==> flow/design.v <==
module fifo #(parameter WIDTH = 592, DEPTH = 4) (
    input  logic                 clk,
    input  logic                 rst_n,
    input  logic                 pop,
    input  logic                 push,
    input  logic [WIDTH-1:0]     write_data,
    output logic [WIDTH-1:0]     read_data,
    output logic                 fifo_full,
    output logic                 fifo_empty
);
    logic [WIDTH-1:0] buffer [0:DEPTH-1];
    logic [$clog2(DEPTH)-1:0] read_pointer, write_pointer;
    logic [$clog2(DEPTH):0]   count;
    assign fifo_empty = (count == 0);
    assign fifo_full  = (count == DEPTH);
    assign read_data = buffer[read_pointer];
    always_ff @(posedge clk or negedge rst_n) begin
        if (!rst_n)
            count <= 0;
        else if (push && !fifo_full && !(pop && !fifo_empty))
            count <= count + 1;
        else if (pop && !fifo_empty && !(push && !fifo_full))
            count <= count - 1;
    end
    always_ff @(posedge clk or negedge rst_n) begin
        if (!rst_n) begin
            write_pointer <= 0;
            for (int k = 0; k < DEPTH; k++)
                buffer[k] <= 0;
        end 
        else if (push && !fifo_full) begin
            buffer[write_pointer] <= write_data;
            if (write_pointer == DEPTH-1)
                write_pointer <= 0;          
            else
                write_pointer <= write_pointer + 1;
        end
    end
    always_ff @(posedge clk or negedge rst_n) begin
        if (!rst_n) begin
            read_pointer <= 0;
        end
        else if (pop && !fifo_empty) begin
            if (read_pointer == DEPTH-1)
                read_pointer <= 0;           
            else
                read_pointer <= read_pointer + 1;
        end
    end
endmodule
module header_parser (
	input  logic         clk,
	input  logic         rst_n,
	input  logic         beat_valid,    
	input  logic [7:0]   beat_data,
	input  logic         beat_last,     
	output logic         meta_valid,    
	output logic [367:0] metadata
	);
localparam HDR_BYTES = 48;
logic [7:0]  hdr [0:HDR_BYTES-1];
logic [15:0] byte_cnt;                      
always_ff @(posedge clk or negedge rst_n) begin
	if (!rst_n) begin
		byte_cnt <= 0;
		for (int k = 0; k < HDR_BYTES; k++)
			hdr[k] <= 0;
	end
	else if (beat_valid) begin
		if (beat_last) begin
			byte_cnt <= 0;
			for (int k = 0; k < HDR_BYTES; k++)
				hdr[k] <= 0;
		end
		else begin
			for (int k = 0; k < HDR_BYTES; k++)
				if (byte_cnt == k)
					hdr[k] <= beat_data;
			if (byte_cnt != 16'hFFFF)
				byte_cnt <= byte_cnt + 1;
		end
	end
end
logic [7:0] h [0:HDR_BYTES-1];
genvar i;
generate
	for (i = 0; i < HDR_BYTES; i++) begin : BYPASS
		assign h[i] = (beat_valid && byte_cnt == i) ? beat_data : hdr[i];
	end
endgenerate
logic [47:0]  dest_mac, src_mac;
logic [15:0]  eth_type, total_length;
logic [3:0]   version, ihl;
logic [7:0]   protocol;
logic [31:0]  src_ip, dest_ip;
logic [111:0] payload;
logic [15:0]  pkt_bytes;
logic [15:0]  csum;
logic [15:0]  flags;
assign dest_mac     = {h[0], h[1], h[2], h[3], h[4], h[5]};
assign src_mac      = {h[6], h[7], h[8], h[9], h[10], h[11]};
assign eth_type     = {h[12], h[13]};
assign version      = h[14][7:4];
assign ihl          = h[14][3:0];
assign total_length = {h[16], h[17]};
assign protocol     = h[23];
assign src_ip       = {h[26], h[27], h[28], h[29]};
assign dest_ip      = {h[30], h[31], h[32], h[33]};
generate
	for (i = 0; i < 14; i++) begin : PAY
		assign payload[8*i +: 8] = h[34+i];
	end
endgenerate
assign pkt_bytes = (byte_cnt == 16'hFFFF) ? 16'hFFFF : byte_cnt + 16'd1;
logic [19:0] word_sum;
logic [16:0] fold1;
always_comb begin
	word_sum = 0;
	for (int w = 0; w < 10; w++)
		word_sum = word_sum + {4'b0, h[14+2*w], h[15+2*w]};
end
assign fold1 = {1'b0, word_sum[15:0]} + {13'b0, word_sum[19:16]};
assign csum  = fold1[15:0] + {15'b0, fold1[16]};
logic is_ipv4, is_ipv6, is_short, csum_ok, len_ok;
assign is_ipv4  = (eth_type == 16'h0800);
assign is_ipv6  = (eth_type == 16'h86DD);
assign is_short = (pkt_bytes < HDR_BYTES);
assign csum_ok  = is_ipv4 && (version == 4'd4) && (ihl == 4'd5) && (csum == 16'hFFFF);
assign len_ok   = is_ipv4 && ({1'b0, total_length} + 17'd14 == {1'b0, pkt_bytes});
assign flags    = {11'b0, len_ok, csum_ok, is_short, is_ipv6, is_ipv4};
assign meta_valid = beat_valid && beat_last;
assign metadata   = {flags, csum, pkt_bytes, payload, dest_ip, src_ip,
                     protocol, total_length, version, ihl, eth_type,
                     src_mac, dest_mac};
endmodule
module packet_parser (
	input  logic         clk,
	input  logic         rst_n,       
	input  logic         s_tvalid,
	input  logic [7:0]   s_tdata,
	input  logic         s_tlast,
	output logic         s_tready,
	output logic         m_tvalid,
	input  logic         m_tready,
	output logic [367:0] m_tdata
	);
localparam METADATA_WIDTH = 368;
logic                      fifo_full, fifo_empty;
logic                      push;
logic [METADATA_WIDTH-1:0] write_data;
assign s_tready = !fifo_full;
header_parser parser (
	.clk        (clk),
	.rst_n      (rst_n),
	.beat_valid (s_tvalid && s_tready),
	.beat_data  (s_tdata),
	.beat_last  (s_tlast),
	.meta_valid (push),
	.metadata   (write_data)
);
fifo #(.WIDTH(METADATA_WIDTH), .DEPTH(4)) meta_fifo (
	.clk        (clk),
	.rst_n      (rst_n),
	.pop        (m_tready),
	.push       (push),
	.write_data (write_data),
	.read_data  (m_tdata),
	.fifo_full  (fifo_full),
	.fifo_empty (fifo_empty)
);
assign m_tvalid = !fifo_empty;
endmodule
make LEC_CHECK=0 CAP_MARGIN=20 CORE_MARGIN=2 CORE_UTILIZATION=70 CTS_CLUSTER_SIZE=46 HOLD_SLACK_MARGIN=0.27 PLACE_DENSITY_LB_ADDON=0.0 SETUP_SLACK_MARGIN=-0.49 SLEW_MARGIN=20 finish   # period 7.39 ns
run.sh (not shown) runs the stock make flow with config.mk's settings and CLKGATE_MAP_FILE=.
The first run completed and failed the layout checks on setup timing.
Next try:
--- a/flow/config.mk
+++ b/flow/config.mk
@@ -9,7 +9,5 @@
 export CORE_MARGIN = 2
-export CORE_UTILIZATION = 70
-export CTS_CLUSTER_SIZE = 46
-export HOLD_SLACK_MARGIN = 0.27
-export PLACE_DENSITY_LB_ADDON = 0.0
-export SETUP_SLACK_MARGIN = -0.49
+export CORE_UTILIZATION = 64
+export CTS_CLUSTER_SIZE = 99
+export PLACE_DENSITY = 0.38
 export SLEW_MARGIN = 20
==> flow/constraint.sdc (replaced) <==
create_clock -name core_clock -period 5.13 [get_ports {clk}]
set_input_delay 1.0260 -clock core_clock [delete_from_list [all_inputs] [get_ports {clk}]]
set_output_delay 1.0260 -clock core_clock [all_outputs]
set_load 0.01 [all_outputs]
Effect: The changed run reached the layout checks and failed them: setup timing; critical path depth is lower by 2; die area grows by 9.3%; design area climbs by 1.7%; setup slack degrades by 2.1 ns; utilization drops by 6.0 points; hold slack got worse by 0.24 ns; non-clock buffer count went up by 119.
Next try:
--- a/flow/config.mk
+++ b/flow/config.mk
@@ -7,7 +7,9 @@
 export LEC_CHECK = 0
-export CAP_MARGIN = 20
+export CAP_MARGIN = 40
 export CORE_MARGIN = 2
-export CORE_UTILIZATION = 64
-export CTS_CLUSTER_SIZE = 99
-export PLACE_DENSITY = 0.38
-export SLEW_MARGIN = 20
+export CORE_UTILIZATION = 72
+export CTS_CLUSTER_SIZE = 17
+export HOLD_SLACK_MARGIN = 0.29
+export PLACE_DENSITY_LB_ADDON = 0.0
+export SETUP_SLACK_MARGIN = 1.94
+export SLEW_MARGIN = 35
==> flow/constraint.sdc (replaced) <==
create_clock -name core_clock -period 7.39 [get_ports {clk}]
set_input_delay 1.4780 -clock core_clock [delete_from_list [all_inputs] [get_ports {clk}]]
set_output_delay 1.4780 -clock core_clock [all_outputs]
set_load 0.01 [all_outputs]
The changed run reached the layout checks and failed them: setup timing. Sequential power falls by a quarter to a third. Utilization rises by 8.8 points. Power falls by a quarter to a third.
Next try:
==> flow/config.mk (replaced) <==
export PLATFORM = sky130hd
export DESIGN_NAME = packet_parser
export DESIGN_NICKNAME = packet_parser
export VERILOG_FILES = /design/flow/design.v
export SDC_FILE = /design/flow/constraint.sdc
export NUM_CORES = 4
export LEC_CHECK = 0
export CAP_MARGIN = 20
export CORE_MARGIN = 2
export CORE_UTILIZATION = 62
export PLACE_DENSITY = 0.6
export SLEW_MARGIN = 20
The new run completed and failed the layout checks on setup timing.
Final area came out higher slightly.
Worst setup slack is worse by 0.12 ns.
Final cell count came out higher by a few percent.
Power is higher by a few percent.
Global-route usage fell by 7.1 points.
Core utilization falls by 12 points.
Power is estimated from default activity; no workload was simulated.
